==> branch pepper <==
==> flow/design.v <==
module ALU(
	input[31:0] SrcA,
	input[31:0] SrcB,
	input[3:0] ALUOp,
	output reg[31:0] ALUResult,
	output reg[3:0] ALUFlags
	);
	always @ (*)
	begin
		ALUFlags = 4'b0000;
		if(SrcA == SrcB)
			ALUFlags[2] = 1'b1;
		case(ALUOp)
			4'b0010:
			begin
				ALUResult = SrcA - SrcB;
			end
			4'b0100:
			begin
				ALUResult = SrcA + SrcB;
			end
			4'b1010:
			begin
				ALUResult = SrcA - SrcB;
			end
			4'b1101:
			begin
				ALUResult = SrcB;
			end
			default:
			begin
				ALUResult = 32'h00000000;
			end
		endcase
	end
endmodule
module Extend(  
	input[23:0] in,
	input[1:0] ImmSrc,
	output reg[31:0] ExtImm
	);
	integer i;
	always @ (*)
	begin
		case(ImmSrc  )
		  2'b00:
		begin
			ExtImm[7:0] = in[7:0];
			for(i=8; i<32; i=i+1)
				ExtImm[i] = in[7];
		end
		  2'b01:
		begin
			ExtImm[11:0] = in[11:0];
			for(i=12; i<32; i=i+1)
				ExtImm[i] = 'b0;
		end
		  2'b10:
		begin
			ExtImm[1:0] = 2'b00;
			ExtImm[25:2] = in[23:0];
			for(i=26; i<32; i=i+1)
				ExtImm[i] = in[23];
		end
		default:
			ExtImm = 'h00000000;
		endcase
	end
endmodule
module RegisterFile(
	input clk, 
	input reset, 
	input we,
	input[1:0] RegSrc,
	input[3:0] addr1,
	input[3:0] addr2,
	input[3:0] addr3,
	input[3:0] waddr,
	input[31:0] wdata,
	input[31:0] pcin,
	output reg[31:0] data1,
	output reg[31:0] data2,
	output reg[31:0] data3,
	output[31:0] pcout
	);
	reg[31:0] registers[15:0];
	integer idx;
	assign pcout = registers[15];
	always @ (posedge clk)
	begin
		if (reset)
		begin
			for(idx=0; idx<=15; idx=idx+1) begin
				registers[idx] <= 'h00000000;
			end
		end
		else  
		begin
			if(  we)
			begin
				if(RegSrc[0] != 1'b1)
					registers[waddr] <= wdata;
				else
					registers[14] <= registers[15] + 'd4;
			end
			if(  waddr != 4'b1111 || RegSrc[0] == 1'b1 || we == 1'b0)
				registers[15] <= pcin;
		end
	end
	always @ (*)
	begin
		begin
			if(  addr1 == 15)
			begin
				data1 = registers[15] + 32'd8;
			end
			else
			begin
				data1 = registers[addr1];
			end
			if(  addr2 == 15)
			begin
				data2 = registers[15] + 32'd8;
			end
			else
			begin
				if (  RegSrc[1] == 1'b0)
					data2 = registers[addr2];
				else
					data2 = registers[waddr];
			end
			if(  addr3 == 15)
			begin
				data3 = registers[15] + 32'd8;
			end
			else
			begin
				data3 = registers[addr3];
			end
		end
	end
endmodule
module Decoder (
	input[1:0] op,
	input[5:0] funct,
	output reg MemtoReg,
	output reg ALUSrc,
	output reg[1:0] ImmSrc,
	output reg[1:0] RegSrc,
	output reg[3:0] ALUOp,
	output reg Svalue
	);
	always @(*)
	begin
		case (op)
			2'b00:
			begin
				MemtoReg = 1'b0;
				ALUOp = funct[4:1];
				Svalue = funct[0];
				if(funct[5] == 1'b1)
				begin
					ALUSrc = 1'b1;
					ImmSrc = 2'b00;  
					RegSrc = 2'b00;
				end
				else
				begin
					ALUSrc = 1'b0;
					ImmSrc = 2'b00;
					RegSrc = 2'b00;
				end
			end
			2'b01:
			begin
				MemtoReg = 1'b1;
				ALUOp = (funct[3] == 1'b1) ? 4'b0100 : 4'b0010;
				Svalue = 1'b0;
				if(funct[5] == 1'b0)
				begin
					ALUSrc = 1'b1;
					ImmSrc = 2'b01;
					RegSrc = 2'b00;
				end
				else 
				begin
					ALUSrc = 1'b0;
					ImmSrc = 2'b01;
					RegSrc = 2'b00;				
				end
			end
			2'b10:
			begin
				MemtoReg = 1'b0;
				ALUOp = 4'b0100;
				Svalue = 1'b0;
				ALUSrc = 1'b1;
				ImmSrc = 2'b10;
				RegSrc = 2'b01;
			end
			default:
			begin
				MemtoReg = 1'b0;
				ALUOp = 4'b0000;
				Svalue = 1'b0;
				ALUSrc = 1'b0;
				ImmSrc = 2'b00;
				RegSrc = 2'b00;
			end
		endcase
	end
endmodule
module ConditionalLogic (
	input clk,
	input reset,
	input[1:0] op,
	input[5:0] funct,
	input[3:0] cond,
	input[3:0] ALUFlags,
	output reg PCSrc,
	output reg RegWrite,
	output reg MemWrite
	);
	reg condEx;
	reg Zero;
	always @(posedge clk)
	begin
		if (reset)
			Zero <= 1'b0;
		else if (op == 2'b00 && funct[4:1] == 4'b1010 && condEx == 1'b1)
			Zero <= ALUFlags[2];
	end
	always @(*)
	begin
		case(cond)
			4'b0000: condEx = (Zero == 1'b1) ? 1'b1 : 1'b0;
			4'b0001: condEx = (Zero == 1'b0) ? 1'b1 : 1'b0;
			default: condEx = 1'b1;
		endcase
	end
	always @(*)
	begin
		case(op)
			2'b00: 
			begin
				PCSrc = 1'b0;
				MemWrite = 1'b0;
				if(condEx == 1'b1)
					RegWrite = (funct[4:1] == 4'b0010 || funct[4:1] == 4'b0100 || funct[4:1] == 4'b1101) ? 1'b1 : 1'b0;
				else
					RegWrite = 1'b0;
			end
			2'b01:
			begin
				PCSrc = 1'b0;
				if(condEx == 1'b1)
				begin
					MemWrite = ~funct[0];
					RegWrite = funct[0];
				end
				else
				begin
					MemWrite = 1'b0;
					RegWrite = 1'b0;
				end
			end
			2'b10:
			begin
				MemWrite = 1'b0;
				if(condEx == 1'b1)
				begin
					PCSrc = 1'b1;
					RegWrite = (funct[4] == 1'b1) ? 1'b1 : 1'b0;
				end
				else
				begin
					PCSrc = 1'b0;
					RegWrite = 1'b0;
				end
			end
			default:
			begin
				PCSrc = 1'b0;
				MemWrite = 1'b0;
				RegWrite = 1'b0;
			end
		endcase
	end
endmodule
module ControlUnit(
	input clk,
	input reset,
	input[3:0] ALUFlags,
	input[3:0] cond,
	input[1:0] op,
	input[5:0] funct,
	output[3:0] ALUOp,
	output[1:0] ImmSrc,
	output[1:0] RegSrc,
	output PCSrc,
	output RegWrite,
	output MemWrite,
	output MemtoReg,
	output ALUSrc,
	output Svalue
	);
	Decoder _decoder(
		.op			(op),
		.funct		(funct),
		.MemtoReg	(MemtoReg),
		.ALUSrc		(ALUSrc),
		.ImmSrc		(ImmSrc),
		.RegSrc		(RegSrc),
		.ALUOp 		(ALUOp),
		.Svalue		(Svalue));
	ConditionalLogic _conditional(
		.clk		(clk),
		.reset		(reset),
		.op			(op),
		.funct		(funct),
		.cond		(cond),
		.ALUFlags	(ALUFlags),
		.PCSrc		(PCSrc),
		.RegWrite	(RegWrite),
		.MemWrite	(MemWrite));
endmodule
module ARMProcessor(
	input clk,
	input reset,
	output[31:0] pc,
	input[31:0] inst,
	input nIRQ,
	output[3:0] be,
	output[31:0] memaddr,
	output memwrite,
	output memread,
	output[31:0] writedata,
	input[31:0] readdata
	);
	assign pc = pctmp;
	assign be = 4'b1111;  
	wire[3:0] ReadAddr1, ReadAddr2, WriteAddr;
	wire[31:0] ReadData1, ReadData2, ReadData3;
	wire[31:0] Result, ExtImm, SrcB, ALUResult, PCPlus4, PCBranch, pctmp;
	wire[3:0] ALUOp, ALUFlags;
	wire[1:0] RegSrc, ImmSrc;
	wire PCSrc, RegWrite, MemWrite, MemtoReg, ALUSrc, Svalue;
	wire[31:0] NextPC;
	assign ReadAddr1 = inst[19:16];
	assign ReadAddr2 = inst[3:0];
	assign WriteAddr = inst[15:12];
	assign memaddr = ALUResult;
	assign memwrite = MemWrite;
	assign memread = 'b1;
	assign writedata = ReadData3;
	assign SrcB = (ALUSrc == 1'b0) ? ReadData2 : ExtImm;
	assign Result = (MemtoReg == 1'b0) ? ALUResult : readdata;
	assign PCPlus4 = pctmp + 32'd4;
	assign PCBranch = pctmp + ExtImm + 32'd8;
	assign NextPC = (PCSrc == 1'b0) ? PCPlus4 : PCBranch;
	ControlUnit _ControlUnit(
			.clk(clk),
			.reset(reset),
			.ALUFlags(ALUFlags), 
			.cond(inst[31:28]), 
			.op(inst[27:26]), 
			.funct(inst[25:20]), 
			.ALUOp(ALUOp), 
			.ImmSrc(ImmSrc), 
			.RegSrc(RegSrc),  
			.PCSrc(PCSrc), 
			.RegWrite(RegWrite), 
			.MemWrite(MemWrite), 
			.MemtoReg(MemtoReg), 
			.ALUSrc(ALUSrc), 
			.Svalue(Svalue)
	);
	RegisterFile _RegisterFile( 
			.clk(clk), 
			.reset(reset), 
			.we(RegWrite), 
			.RegSrc(RegSrc), 
			.addr1(ReadAddr1), 
			.addr2(ReadAddr2), 
			.addr3(WriteAddr),
			.waddr(WriteAddr), 
			.wdata(Result), 
			.pcin(NextPC), 
			.data1(ReadData1), 
			.data2(ReadData2), 
			.data3(ReadData3), 
			.pcout(pctmp)
	);
	Extend _Extend( 
		.in(inst[23:0]), 
		.ImmSrc(ImmSrc), 
		.ExtImm(ExtImm) 
	);
	ALU _ALU( 
		.SrcA(ReadData1), 
		.SrcB(SrcB), 
		.ALUOp(ALUOp), 
		.ALUFlags(ALUFlags), 
		.ALUResult(ALUResult) 
	); 
endmodule
==> flow/run.sh <==
#!/bin/bash
# the make line also repeats each setting of config.mk as NAME=value (left out here)
make -C /OpenROAD-flow-scripts/flow DESIGN_CONFIG=/design/flow/config.mk WORK_HOME=/design/flow/orfs CLKGATE_MAP_FILE= finish
==> flow/config.mk <==
export PLATFORM = sky130hd
export DESIGN_NAME = ARMProcessor
export DESIGN_NICKNAME = ARMProcessor
export VERILOG_FILES = /design/flow/design.v
export SDC_FILE = /design/flow/constraint.sdc
export NUM_CORES = 4
export LEC_CHECK = 0
export ABC_AREA = 1
export CAP_MARGIN = 35
export CELL_PAD_IN_SITES_DETAIL_PLACEMENT = 0
export CORE_ASPECT_RATIO = 1.17
export CORE_MARGIN = 5
export CORE_UTILIZATION = 56
export CTS_CLUSTER_DIAMETER = 363
export CTS_CLUSTER_SIZE = 22
export GPL_ROUTABILITY_DRIVEN = 1
export HOLD_SLACK_MARGIN = 0.06
export MAX_ROUTING_LAYER = met4
export MIN_ROUTING_LAYER = met2
export PLACE_DENSITY_LB_ADDON = 0.07
export SLEW_MARGIN = 5
==> flow/constraint.sdc <==
create_clock -name core_clock -period 10.2 [get_ports {clk}]
set_input_delay 2.0400 -clock core_clock [delete_from_list [all_inputs] [get_ports {clk}]]
set_output_delay 2.0400 -clock core_clock [all_outputs]
set_load 0.01 [all_outputs]
==> inputs of branch lagoon, as changes to branch pepper <==
CAP_MARGIN = 20   (was 35)
CELL_PAD_IN_SITES_DETAIL_PLACEMENT = default   (was 0)
CORE_ASPECT_RATIO = default   (was 1.17)
CORE_MARGIN = 2   (was 5)
CORE_UTILIZATION = 68   (was 56)
CTS_CLUSTER_DIAMETER = default   (was 363)
CTS_CLUSTER_SIZE = 74   (was 22)
GPL_ROUTABILITY_DRIVEN = default   (was 1)
HOLD_SLACK_MARGIN = default   (was 0.06)
MAX_ROUTING_LAYER = default   (was met4)
MIN_ROUTING_LAYER = default   (was met2)
PLACE_DENSITY_LB_ADDON = default   (was 0.07)
SLEW_MARGIN = 20   (was 5)
==> flow/constraint.sdc (replaced) <==
create_clock -name core_clock -period 4.34 [get_ports {clk}]
set_input_delay 0.8680 -clock core_clock [delete_from_list [all_inputs] [get_ports {clk}]]
set_output_delay 0.8680 -clock core_clock [all_outputs]
set_load 0.01 [all_outputs]
==> inputs of branch quartz, as changes to branch pepper <==
ABC_AREA = default   (was 1)
CAP_MARGIN = 15   (was 35)
MIN_ROUTING_LAYER = met1   (was met2)
==> flow_summary.json <==
{
  "area_leaders": "edfxtp_1 (39%), mux4_2 (20%), nor2_1 (4.8%)",
  "use_met3": 0.1138,
  "status": "complete, no violations",
  "ys_chip_area_sq_um": 39280,
  "grt_use_total": 0.4118,
  "most_common_cell": "edfxtp_1",
  "clk_path_buf_depth": 3,
  "top_cell_area_share": 0.3915,
  "cts_resized": 0,
  "fp.dieW_um": 254.8,
  "cts.sinks": 513,
  "synthesis.area_sq_um": 39280,
  "cts_made_buffers": 27,
  "rows": 105,
  "top_usage_layer": "met2",
  "grt_overflow_total": 0
}
That was branch quartz.
==> flow_summary.json <==
{
  "stop_error": "[ERROR GRT-0116] Global routing finished with congestion. Check the congestion regions in the DRC Viewer.",
  "stop_stage": "global routing (5_1_grt)",
  "synthesis.area_sq_um": 41240,
  "cts_resized": 0,
  "rows": 107,
  "most_common_cell": "nand2_1",
  "clk_path_buf_depth": 3,
  "cts.sinks": 513,
  "grt_use_total": 0.8295,
  "ys_chip_area_sq_um": 41240,
  "synthAoiAreaFrac": 0.2422,
  "status": "stopped before the end",
  "fp.dieW_um": 260.9,
  "top_usage_layer": "met3",
  "cts_made_buffers": 27,
  "core-area_sq_um": 72960
}
That was branch pepper.
==> flow_summary.json <==
{
  "rows": 90,
  "fp.dieW_um": 250.3,
  "synthesis.area_sq_um": 41240,
  "stop_error": "[ERROR DPL-0033] detailed placement checks failed during check placement.",
  "ys_chip_area_sq_um": 41240,
  "stop_stage": "clock tree synthesis (4_1_cts)",
  "area_leaders": "edfxtp_1 (37%), o21ai_0 (8.2%), nand2_1 (7.7%)",
  "status": "stopped before the end"
}
That was branch lagoon.
